== amber ==
## complex_mean_square
module complex_mean_square (
    input wire i_clk,
    input wire i_arst,
    input wire i_en,
    input wire [2:0] i_log2_samples,
    input wire        i_valid,
    input wire [31:0] i_y,
    input wire [31:0] i_y_hat,
    output reg        o_valid,
    output reg [63:0] o_data
);
    wire [31:0] y_diff_w;
    wire [63:0] sq_diff_complex_w;
    wire        sq_diff_valid_w;
    wire [63:0] sum_res_w;
    wire [8:0]  num_samples_w = 1 << i_log2_samples;
    reg [8:0]  sample_rx_cnt_r;
    reg [8:0]  sample_proc_cnt_r;
    reg [1:0]  state_r, next_state_r;
    localparam S_IDLE      = 2'b00;
    localparam S_INIT      = 2'b01;
    localparam S_COMPUTING = 2'b10;
    localparam S_FINALIZE  = 2'b11;
    complex_adder_subtractor #(.WIDTH(32)) y_difference_module (
        .a(i_y),
        .b(i_y_hat),
        .addNotSub(1'b0),
        .result(y_diff_w)
    );
    complex_multiplier cpow_calculator (
        .a(y_diff_w),
        .b(y_diff_w),
        .result(sq_diff_complex_w)
    );
    assign sq_diff_valid_w = i_valid;
    complex_adder_subtractor #(.WIDTH(64)) square_sum (
        .a(o_data),  
        .b(sq_diff_complex_w),
        .addNotSub(1'b1),
        .result(sum_res_w)
    );
    always @(posedge i_clk or posedge i_arst) begin
        if (i_arst)
            state_r <= S_IDLE;
        else
            state_r <= next_state_r;
    end
    always @(*) begin
        next_state_r = state_r;
        case (state_r)
            S_IDLE:      if (i_en) next_state_r = S_INIT;
            S_INIT:      next_state_r = S_COMPUTING;
            S_COMPUTING: if (sample_rx_cnt_r == num_samples_w && sample_proc_cnt_r == num_samples_w)
                             next_state_r = S_FINALIZE;
            S_FINALIZE:  next_state_r = S_IDLE;
            default:     next_state_r = S_IDLE;
        endcase
    end
    always @(posedge i_clk or posedge i_arst) begin
        if (i_arst) begin
            o_valid           <= 1'b0;
            o_data            <= 64'b0;
            sample_rx_cnt_r   <= 9'b0;
            sample_proc_cnt_r <= 9'b0;
        end else begin
            o_valid <= 1'b0;  
            case (state_r)
                S_INIT: begin
                    o_data            <= 64'b0;
                    sample_rx_cnt_r   <= 9'b0;
  ...
Size in the first run: ~87 flip-flops, ~140 I/O pins.
make LEC_CHECK=0 CAP_MARGIN=20 CELL_PAD_IN_SITES_DETAIL_PLACEMENT=2 CORE_MARGIN=9 CORE_UTILIZATION=40 GPL_ROUTABILITY_DRIVEN=0 MIN_ROUTING_LAYER=met2 PLACE_DENSITY_LB_ADDON=0.09 SETUP_SLACK_MARGIN=1.52 SLEW_MARGIN=15 TNS_END_PERCENT=25 finish   # period 13.5 ns
run.sh (not shown) runs the stock make flow with config.mk's settings and CLKGATE_MAP_FILE=.
Changes in cedar relative to amber:
- MIN_ROUTING_LAYER no longer set, was met2
- SLEW_MARGIN now 20, was 15
- CELL_PAD_IN_SITES_DETAIL_PLACEMENT no longer set, was 2
- SETUP_SLACK_MARGIN no longer set, was 1.52
- PLACE_DENSITY_LB_ADDON no longer set, was 0.09
- CORE_UTILIZATION now 63, was 40
- GPL_ROUTABILITY_DRIVEN no longer set, was 0
- CTS_CLUSTER_SIZE now 15, previously not set
- CORE_MARGIN now 2, was 9
- CAP_MARGIN now 0, was 20
- CORE_ASPECT_RATIO now 0.5, previously not set
==> results <==
A global routing's busiest layer of met1 is what cedar shows, while met3 belongs to amber. When cedar is set beside amber, its met1 capacity usage during global routing turns out to be 58 points larger. Delta (cedar minus amber): post-place instance area dropped 1.8%, signed area change from the synthesized netlist to the final layout decreased by 6.9 points relative to the old numbers.
Edits applied to the flow inputs when going from cedar to pepper:
- CORE_ASPECT_RATIO: 0.5 -> unset
- HOLD_SLACK_MARGIN: unset -> -0.05
- TNS_END_PERCENT: 25 -> 5
- CORE_UTILIZATION: 63 -> 40
- GPL_TIMING_DRIVEN: unset -> 0
- CELL_PAD_IN_SITES_GLOBAL_PLACEMENT: unset -> 1
- CAP_MARGIN: 0 -> 20
- CTS_CLUSTER_SIZE: 15 -> unset
- CELL_PAD_IN_SITES_DETAIL_PLACEMENT: unset -> 1
- MAX_ROUTING_LAYER: unset -> met4
Changes observed in pepper relative to cedar: fraction of area in clock buffers and inverters about even, minimum period implied by the final worst setup slack moved up.
Number of violations reported at the end of detailed-routing iteration 0 for pepper is lower than for cedar.
Worst setup slack for pepper: 290 ps down relative to cedar
Measured against cedar, the overall routed net length of pepper comes out at 1.3 times the reference value.
Normalized max-slew margin delta (pepper − cedar): unfavourable
Taking cedar as the reference point, the count of buffering cells on the critical path with inverters included of pepper rises by 3.
The cell area in pepper was higher than what cedar gave.
For fjord, these inputs were changed with respect to pepper:
- swapping 2 for 9 in CORE_MARGIN
- clearing MAX_ROUTING_LAYER, which used to be met4
- clearing CELL_PAD_IN_SITES_GLOBAL_PLACEMENT, which used to be 1
- clearing HOLD_SLACK_MARGIN, which used to be -0.05
- putting MIN_ROUTING_LAYER at met2 where nothing was set
- putting GPL_ROUTABILITY_DRIVEN at 0 where nothing was set
- clearing GPL_TIMING_DRIVEN, which used to be 0
- swapping 5 for 25 in TNS_END_PERCENT
- swapping 1 for 2 in CELL_PAD_IN_SITES_DETAIL_PLACEMENT
==> comparison <==
Tool error GRT-0232 stopped fjord during 5_1_grt; no final results. Going from pepper to fjord, standard-cell row count now smaller, number of I/O port buffers now larger. The die used by fjord is larger than the one used by pepper. fjord ends up with a core area that is 0.90% lower than in pepper. Area of the mapped netlist came out exactly the same in fjord and pepper. Average size of a mapped cell came out exactly the same in fjord and pepper. fjord vs. pepper: number of resized instances in the post-cts repair step fell 18; post-place instance area closely matched the old numbers; die outline height increased 4.6%; floorplan core density climbed 0.37 points.
[inputs] onyx vs fjord
- a deleted GPL_ROUTABILITY_DRIVEN that had been 0
- an added CORE_ASPECT_RATIO of 1.28
- an added CTS_CLUSTER_SIZE of 10
- a deleted CELL_PAD_IN_SITES_DETAIL_PLACEMENT that had been 2
- a change of TNS_END_PERCENT from 25 to 15
- a deleted MIN_ROUTING_LAYER that had been met2
- a change of CORE_MARGIN from 9 to 2
Notes after the runs:
- onyx: full flow OK, the timing, DRC and antenna checks passed
- Changes observed in onyx relative to fjord: die area fell by 8800 sq um; instance area at placement did not really move; die span in y grew by 8.0%; number of enable-type register cells in the synthesized netlist about even; number of buffers inserted to repair setup after CTS dropped 7.
- Diff fjord -> onyx: post-cts resize count shows a reduction of 27, fraction of the core area occupied by cells at floorplan dropped 0.47 points, cell total after placement went up by 43.
The following lists how sierra was set up differently from onyx:
- TNS_END_PERCENT changed from 15 to 25
- CORE_UTILIZATION changed from 40 to 63
- CTS_CLUSTER_SIZE changed from 10 to 15
- CORE_ASPECT_RATIO removed (was 1.28)
Results
- sierra: amount of wire on met2 after detailed routing is 4300 um lower than what onyx reported.
- Count of instances resized after the clock tree is built of onyx is on par with sierra.
- Of sierra and onyx, the higher critical path depth belongs to sierra.
- i_y[0] as the startpoint of the worst setup timing path was reported by onyx, and i_y_hat[1] by sierra.
